## run A
## my_chip
module my_chip (
    input logic [11:0] io_in,  
    output logic [11:0] io_out,  
    input logic clock,
    input logic reset  
);
clock: 4.49 ns
lec_check: 0
cap_margin: 25
cell_pad_in_sites_detail_placement: 2
cell_pad_in_sites_global_placement: 3
core_margin: 5
core_utilization: 40
cts_cluster_diameter: 106
gpl_timing_driven: 0
max_routing_layer: met5
min_routing_layer: met2
slew_margin: 20
tns_end_percent: 45
run.sh (not shown) runs the stock make flow with config.mk's settings and CLKGATE_MAP_FILE=.
In run A the implementation completed, yet the final layout does not meet the checks, the culprit being setup timing.
> inputs changed (run A -> run B)
Settings: removing GPL_TIMING_DRIVEN (formerly 0); removing CELL_PAD_IN_SITES_DETAIL_PLACEMENT (formerly 2); changing CORE_MARGIN from 5 to 2; removing MIN_ROUTING_LAYER (formerly met2); changing CAP_MARGIN from 25 to 20; removing TNS_END_PERCENT (formerly 45); removing CTS_CLUSTER_DIAMETER (formerly 106); removing MAX_ROUTING_LAYER (formerly met5); removing CELL_PAD_IN_SITES_GLOBAL_PLACEMENT (formerly 3); changing the clock period (ns, I/O delays scaled along) from 4.49 to 6.86.
[summary]
- Run A -> run B: sequential-to-total area share from yosys stat delta 0, exact match
- Both conditions hold for run B: the flow ran to the end and the final layout passed the timing, DRC and antenna checks.
- What the final checks of run A revealed, after a flow that finished every stage, was a layout that fails on setup timing.
- From run A to run B the numbers moved as follows: clock slew at the register clock pins of the worst setup and hold paths was more or less identical, y dimension of the die decreased by 2.3% relative to the old numbers.
- Compared with run A, run B shows a lower first-pass GRT wire length.
- From run A to run B the numbers moved as follows: total power lost 35%, portion of total power attributed to combinational logic decreased by 1.2 points relative to the old numbers, wire length after detailed routing now smaller.
- Sequential share of layout area (higher): run B
What run C does differently from run B at the input level:
Settings: changing CORE_UTILIZATION from 40 to 53; setting CTS_CLUSTER_DIAMETER to 331 for the first time; setting CTS_CLUSTER_SIZE to 17 for the first time; setting MAX_ROUTING_LAYER to met4 for the first time; setting PLACE_DENSITY to 0.42 for the first time; changing the clock period (ns, I/O delays scaled along) from 6.86 to 10.0.
Results
- Run C vs. run B: via count down about 1.7%; power density over the cells down 96 mW/mm^2; final standard cell count with taps included and fillers excluded down 298; buffer count excluding the clock tree in the final layout down 2; area added between synthesis and finish down 5.4 points.
- Re power consumption: run C is about 45% down on run B.
- Run C vs run B — arrival time of the worst setup path rose 0.09 ns.
- Relative to run B, the clock buffer count in the final layout of run C is lower by 35.
- Setup slack delta (run C − run B): favourable
- Run B and run C ended up with roughly the same area of the mapped netlist.
> inputs changed (run C -> run D)
Settings: MAX_ROUTING_LAYER: met4 -> unset; PLACE_DENSITY: 0.42 -> 0.67; CTS_CLUSTER_SIZE: 17 -> 58; CTS_CLUSTER_DIAMETER: 331 -> unset; CORE_UTILIZATION: 53 -> 71; the clock period (ns, I/O delays scaled along): 10.0 -> 8.33.
==> comparison <==
All of run C and run D finish clean. On hold slack, run C tracks run D almost exactly. Critical path data arrival time was higher in the run labelled run C. Run D against run C: sum of met2 wire segment lengths after detailed routing lost about 3%; critical path depth roughly the same. Re total die area: run C was higher than run D.

Setup of job 2423:
my_chip again, from the RTL that the note above started with.
Design my_chip, start of the top module:
module my_chip (
    input logic [11:0] io_in,  
    output logic [11:0] io_out,  
    input logic clock,
    input logic reset  
);
make LEC_CHECK=0 CAP_MARGIN=20 CELL_PAD_IN_SITES_DETAIL_PLACEMENT=1 CELL_PAD_IN_SITES_GLOBAL_PLACEMENT=3 CORE_ASPECT_RATIO=1.24 CORE_MARGIN=2 CORE_UTILIZATION=40 CTS_CLUSTER_SIZE=98 GPL_ROUTABILITY_DRIVEN=0 HOLD_SLACK_MARGIN=-0.05 PLACE_DENSITY_LB_ADDON=0.2 SETUP_SLACK_MARGIN=-0.47 SLEW_MARGIN=0 TNS_END_PERCENT=30 finish   # period 10.0 ns
Relative to job 2423, the following input files were edited for job 7552:
Settings: CORE_ASPECT_RATIO now 1.79, was 1.24; MIN_ROUTING_LAYER now met2, previously not set; the clock period (ns, I/O delays scaled along) now 7.15, was 10.0.
Notes after the runs:
For overall routed net length, dividing the value from job 2423 by the value from job 7552 gives 0.915.
Any difference in design area between job 7552 and job 2423 is small enough to ignore.
Of job 7552 and job 2423, the higher die outline width belongs to job 2423.
Between job 7552 and job 2423, total combinational power is lower for job 2423, job 7552 comes in above that.
When job 7552 is set beside job 2423, its post-placement worst setup slack turns out to be 2.12 ns smaller.
Job 7552 -> job 2423: sequential cell area share flat
Comparing job 7552 and job 2423, the higher number of non-clock buffers in the layout was measured on job 7552.
Highest ir drop seen on vdd sits higher in job 7552 than in job 2423.
Setup changes, job 7552 to job 2672
Settings: SETUP_SLACK_MARGIN: -0.47 -> unset; TNS_END_PERCENT: 30 -> unset; CELL_PAD_IN_SITES_DETAIL_PLACEMENT: 1 -> unset; CORE_ASPECT_RATIO: 1.79 -> unset; PLACE_DENSITY: unset -> 0.42; CORE_UTILIZATION: 40 -> 72; CTS_CLUSTER_SIZE: 98 -> unset; HOLD_SLACK_MARGIN: -0.05 -> unset; SLEW_MARGIN: 0 -> 20; PLACE_DENSITY_LB_ADDON: 0.2 -> unset; GPL_ROUTABILITY_DRIVEN: 0 -> unset; CELL_PAD_IN_SITES_GLOBAL_PLACEMENT: 3 -> unset; MIN_ROUTING_LAYER: met2 -> unset; the clock period (ns, I/O delays scaled along): 7.15 -> 6.15.
Notes after the runs:
Job 2672 completed; timing, DRC and antenna clean
Per the comparison of job 2672 with job 7552, via count of the first global-routing pass shrank by about 37%; fraction of the core area occupied by cells at floorplan grew by 33 points; area of all placed cells without fillers shrank by about 2%; total power grew by about 15%; via-per-instance ratio shrank by 1.6.
Lower sum of net half-perimeters after detailed placement goes to job 2672 over job 7552.

== red ==
my_chip again, from the RTL that the note above started with.
==> flow/config.mk <==
export PLATFORM = sky130hd
export DESIGN_NAME = my_chip
export DESIGN_NICKNAME = my_chip
export VERILOG_FILES = /design/flow/design.v
export SDC_FILE = /design/flow/constraint.sdc
export NUM_CORES = 4
export LEC_CHECK = 0
export CAP_MARGIN = 20
export CORE_MARGIN = 2
export CORE_UTILIZATION = 39
export CTS_CLUSTER_SIZE = 30
export GPL_ROUTABILITY_DRIVEN = 0
export GPL_TIMING_DRIVEN = 1
export HOLD_SLACK_MARGIN = 0.28
export MAX_ROUTING_LAYER = met5
export PLACE_DENSITY_LB_ADDON = 0.19
export SETUP_SLACK_MARGIN = 1.13
export SLEW_MARGIN = 20
export TNS_END_PERCENT = 35
==> flow/constraint.sdc <==
create_clock -name core_clock -period 9.07 [get_ports {clock}]
set_input_delay 1.8140 -clock core_clock [delete_from_list [all_inputs] [get_ports {clock}]]
set_output_delay 1.8140 -clock core_clock [all_outputs]
set_load 0.01 [all_outputs]
Inputs modified between red and blue:
- a deleted GPL_TIMING_DRIVEN that had been 1
- a deleted MAX_ROUTING_LAYER that had been met5
- a deleted CTS_CLUSTER_SIZE that had been 30
- a deleted PLACE_DENSITY_LB_ADDON that had been 0.19
- a deleted SETUP_SLACK_MARGIN that had been 1.13
- a deleted HOLD_SLACK_MARGIN that had been 0.28
- a change of CORE_UTILIZATION from 39 to 72
- a deleted GPL_ROUTABILITY_DRIVEN that had been 0
- a deleted TNS_END_PERCENT that had been 35
- a change of the clock period (ns, I/O delays scaled along) from 9.07 to 5.91
==> results <==
blue ended with every stage complete and zero timing, DRC or antenna violations. Looking at design area, blue sits 2.4% below red. Mean routed wirelength per cell is higher on blue. The run with more routed wire is red, not blue.

## exp/garnet
Starting RTL as in the previous note.
clock: 10.9 ns
lec_check: 0
cap_margin: 20
core_margin: 2
core_utilization: 23
cts_cluster_size: 30
gpl_routability_driven: 0
gpl_timing_driven: 0
hold_slack_margin: 0.28
max_routing_layer: met5
place_density_lb_addon: 0.19
setup_slack_margin: -1.0
slew_margin: 20
tns_end_percent: 35
Both conditions hold for exp/garnet: the flow ran to the end and the final layout passed the timing, DRC and antenna checks.
The inputs of exp/yarrow differ from those of exp/garnet as listed below.
Settings: changing GPL_TIMING_DRIVEN from 0 to 1; setting ABC_AREA to 1 for the first time; changing CTS_CLUSTER_SIZE from 30 to 100; changing HOLD_SLACK_MARGIN from 0.28 to -0.09; changing SETUP_SLACK_MARGIN from -1.0 to 0.76; changing CORE_UTILIZATION from 23 to 72; changing the clock period (ns, I/O delays scaled along) from 10.9 to 3.89.
--- outcome ---
Looking at the reports, exp/yarrow completed the entire flow and the layout it produced met the timing, DRC and antenna checks. Going from exp/garnet to exp/yarrow, net count reported at finish grew by more than 10%. Taking exp/garnet as the reference, in exp/yarrow met2 layer usage reported by global route has increased; first-iteration DRC count has increased; final wirelength has decreased; required time of the worst setup path has decreased.
Setup changes, exp/yarrow to exp/tundra
Settings: PLACE_DENSITY now 0.35, previously not set; ABC_AREA now 0, was 1; PLACE_DENSITY_LB_ADDON no longer set, was 0.19; TNS_END_PERCENT now 100, was 35.
## What came out
Comparing synthesized cell count for exp/yarrow and exp/tundra, the bigger number came from exp/yarrow.
| routed wire length | exp/tundra vs exp/yarrow | better |
In exp/tundra the implementation ran to completion but is not tape-out ready, as the final checks report negative setup slack.
Going from exp/yarrow to exp/tundra, cell area shrinks by 650 sq um.
Here is what was changed in the inputs of exp/indigo compared with exp/tundra.
Settings: a change of PLACE_DENSITY from 0.35 to 0.42; a deleted TNS_END_PERCENT that had been 100; a deleted CTS_CLUSTER_SIZE that had been 100; a deleted GPL_ROUTABILITY_DRIVEN that had been 0; a deleted HOLD_SLACK_MARGIN that had been -0.09; a deleted GPL_TIMING_DRIVEN that had been 1; a change of ABC_AREA from 0 to 1; a deleted MAX_ROUTING_LAYER that had been met5; a change of SETUP_SLACK_MARGIN from 0.76 to 0.8; a change of the clock period (ns, I/O delays scaled along) from 3.89 to 4.57.
### Flow results
Across exp/tundra and exp/indigo, a clean result was obtained everywhere but in exp/tundra.
In the tables for exp/tundra and exp/indigo, well-tap cell count reads lower with exp/tundra.
There was hardly any difference in area taken by flip-flops and latches between exp/indigo and exp/tundra.
Looking at fraction of power consumed by combinational cells across exp/tundra and exp/indigo, the one that comes out lower is exp/tundra.
## Diff of input files: exp/quartz against exp/indigo
Settings: SETUP_SLACK_MARGIN now 1.36, was 0.8; CTS_CLUSTER_SIZE now 10, previously not set; CTS_CLUSTER_DIAMETER now 84, previously not set.
## What came out
exp/quartz reached the end of the flow, and the finished layout is clean on the timing, DRC and antenna checks. Looking at exp/quartz and exp/indigo, the final weighted congestion of routability-driven global placement is a wash. Of the two values seen for worst setup path startpoint, matrix_calculator.mul_logic.fsm.cur_state[8] was produced by exp/quartz and matrix_calculator.index_counter.Q[1] by exp/indigo. exp/quartz gives less clock skew than exp/indigo did. exp/indigo -> exp/quartz: gate count of the mapped netlist delta 0, exact match. Against exp/indigo, exp/quartz comes in 340 uW lower on final total power. Sort exp/quartz and exp/indigo by number of buffers inserted during clock tree synthesis desc -> top: exp/quartz. Setup slack: higher on exp/quartz.

## job 972
Starting RTL as in the previous note.
==> flow/design.v (excerpt) <==
module my_chip (
    input logic [11:0] io_in,  
    output logic [11:0] io_out,  
    input logic clock,
    input logic reset  
);
Settings: LEC_CHECK=0, CAP_MARGIN=20, CORE_MARGIN=2, CORE_UTILIZATION=72, CTS_CLUSTER_SIZE=21, GPL_ROUTABILITY_DRIVEN=0, GPL_TIMING_DRIVEN=1, HOLD_SLACK_MARGIN=0.29, MAX_ROUTING_LAYER=met5, PLACE_DENSITY_LB_ADDON=0.01, SETUP_SLACK_MARGIN=2.61, SLEW_MARGIN=20, TNS_END_PERCENT=35; clock period 8.92 ns.
Job 972: all stages complete, timing, DRC and antenna checks passed
Edits applied to the flow inputs when going from job 972 to job 4810:
# job 972
export LEC_CHECK = 0
export CAP_MARGIN = 20
export CORE_MARGIN = 2
export CORE_UTILIZATION = 72
export CTS_CLUSTER_SIZE = 21
export GPL_ROUTABILITY_DRIVEN = 0
export GPL_TIMING_DRIVEN = 1
export HOLD_SLACK_MARGIN = 0.29
export MAX_ROUTING_LAYER = met5
export PLACE_DENSITY_LB_ADDON = 0.01
export SETUP_SLACK_MARGIN = 2.61
export SLEW_MARGIN = 20
export TNS_END_PERCENT = 35
create_clock -name core_clock -period 8.92 [get_ports {clock}]
# job 4810
export LEC_CHECK = 0
export ABC_AREA = 1
export CAP_MARGIN = 20
export CORE_MARGIN = 2
export CORE_UTILIZATION = 72
export CTS_CLUSTER_DIAMETER = 209
export CTS_CLUSTER_SIZE = 14
export GPL_ROUTABILITY_DRIVEN = 0
export GPL_TIMING_DRIVEN = 1
export HOLD_SLACK_MARGIN = 0.28
export MAX_ROUTING_LAYER = met5
export PLACE_DENSITY_LB_ADDON = 0.19
export SETUP_SLACK_MARGIN = 0.76
export SLEW_MARGIN = 20
export TNS_END_PERCENT = 35
create_clock -name core_clock -period 3.81 [get_ports {clock}]
### Flow results
Apart from job 4810, each of job 972 and job 4810 ends the flow with a layout that passes the timing, DRC and antenna checks.
[job 4810] flow finished | final checks: failed | reasons: negative setup slack
Combined area of the multi-input logic cells delta for job 4810 relative to job 972: about 7% higher
In job 4810, the required time at the endpoint of the critical path came out 2.84 ns below the value in job 972.
For the combinational group share of total power, job 4810 came in 2.7 points higher than job 972 did.
Job 4810 vs job 972 — setup fix buffers added after clock tree synthesis rose 39.
Of the two candidates, job 972 has the better via count and job 4810 the worse one.
Looking at launching instance or port of the critical path, the matrix_calculator.index_counter.Q[4] result is from job 972; the matrix_calculator.mul_logic.fsm.cur_state[3] one comes from job 4810.
Number of clock-tree buffers in the layout delta for job 4810 relative to job 972: 31 lower
Against job 972, power density normalized to cell area in job 4810 rose by more than half.
Relative to job 972, worst setup slack has gone down in job 4810.
The run showing the smaller post-synthesis average cell area is job 4810.
Compared with job 972, job 4810 shows a higher instance count of the mapped netlist.
After synthesis and placement, the instance count of job 4810 is above that of job 972.
The inputs of job 1899 differ from those of job 4810 as listed below.
# job 4810
export LEC_CHECK = 0
export ABC_AREA = 1
export CAP_MARGIN = 20
export CORE_MARGIN = 2
export CORE_UTILIZATION = 72
export CTS_CLUSTER_DIAMETER = 209
export CTS_CLUSTER_SIZE = 14
export GPL_ROUTABILITY_DRIVEN = 0
export GPL_TIMING_DRIVEN = 1
export HOLD_SLACK_MARGIN = 0.28
export MAX_ROUTING_LAYER = met5
export PLACE_DENSITY_LB_ADDON = 0.19
export SETUP_SLACK_MARGIN = 0.76
export SLEW_MARGIN = 20
export TNS_END_PERCENT = 35
create_clock -name core_clock -period 3.81 [get_ports {clock}]
# job 1899
export LEC_CHECK = 0
export ABC_AREA = 1
export CAP_MARGIN = 0
export CORE_MARGIN = 2
export CORE_UTILIZATION = 72
export CTS_CLUSTER_SIZE = 96
export PLACE_DENSITY = 0.36
export SETUP_SLACK_MARGIN = 1.12
export SLEW_MARGIN = 20
create_clock -name core_clock -period 3.81 [get_ports {clock}]
Results
Compared to job 4810, the routing of job 1899 uses more wire.
Post-route cell area (lower): job 4810
Job 1899 vs job 4810 — logic area rose about 5%.
In job 1899 relative to job 4810, wire length of the first global-routing pass had gone up by a little under 10%.
Fraction of standard cell area in multi-input logic in job 1899 is 1.4 points below job 4810.
Compared with job 4810, post-route met1 wirelength in job 1899 increased by more than 10%.
Job 1899 vs job 4810, number of clock buffers inserted by TritonCTS went up by about 21%.
As for a clean layout from job 4810 and job 1899, there is none.
| job 1899 | all stages done | FAIL | negative setup slack |
Although job 4810 finished all stages, its layout failed final checks on negative setup slack.
Edits applied to the flow inputs when going from job 1899 to job 8454:
# job 1899
export LEC_CHECK = 0
export ABC_AREA = 1
export CAP_MARGIN = 0
export CORE_MARGIN = 2
export CORE_UTILIZATION = 72
export CTS_CLUSTER_SIZE = 96
export PLACE_DENSITY = 0.36
export SETUP_SLACK_MARGIN = 1.12
export SLEW_MARGIN = 20
create_clock -name core_clock -period 3.81 [get_ports {clock}]
# job 8454
export LEC_CHECK = 0
export ABC_AREA = 1
export CAP_MARGIN = 0
export CORE_ASPECT_RATIO = 0.5
export CORE_MARGIN = 2
export CORE_UTILIZATION = 72
export CTS_CLUSTER_SIZE = 15
export PLACE_DENSITY = 0.37
export SETUP_SLACK_MARGIN = 1.12
export SLEW_MARGIN = 20
create_clock -name core_clock -period 3.81 [get_ports {clock}]
### Flow results
Comparing job 8454 and job 1899, the higher via count normalized by instance count is on job 1899.
Delta (job 8454 minus job 1899): design area moved down; clock skew moved down; utilization after layout moved down; non-clock buffer count moved down; maximum resistive drop on vdd moved down.
Switching share of power in job 8454 vs job 1899: up 0.50 points
Both conditions hold for job 8454: the flow ran to the end and the final layout passed the timing, DRC and antenna checks.
o21ai_0 as the slowest stage cell on the critical path was reported by job 1899, and fa_2 by job 8454.
The lower area added between synthesis and finish of job 8454 and job 1899 is in job 8454.
Looking at final hold slack across both flows, job 8454 is the weaker of the two, with job 1899 ahead.
In job 8454, the final cell count came out about 0.8% below the value in job 1899.
Power figures rest on the tool's default switching activity, not on a simulated workload.
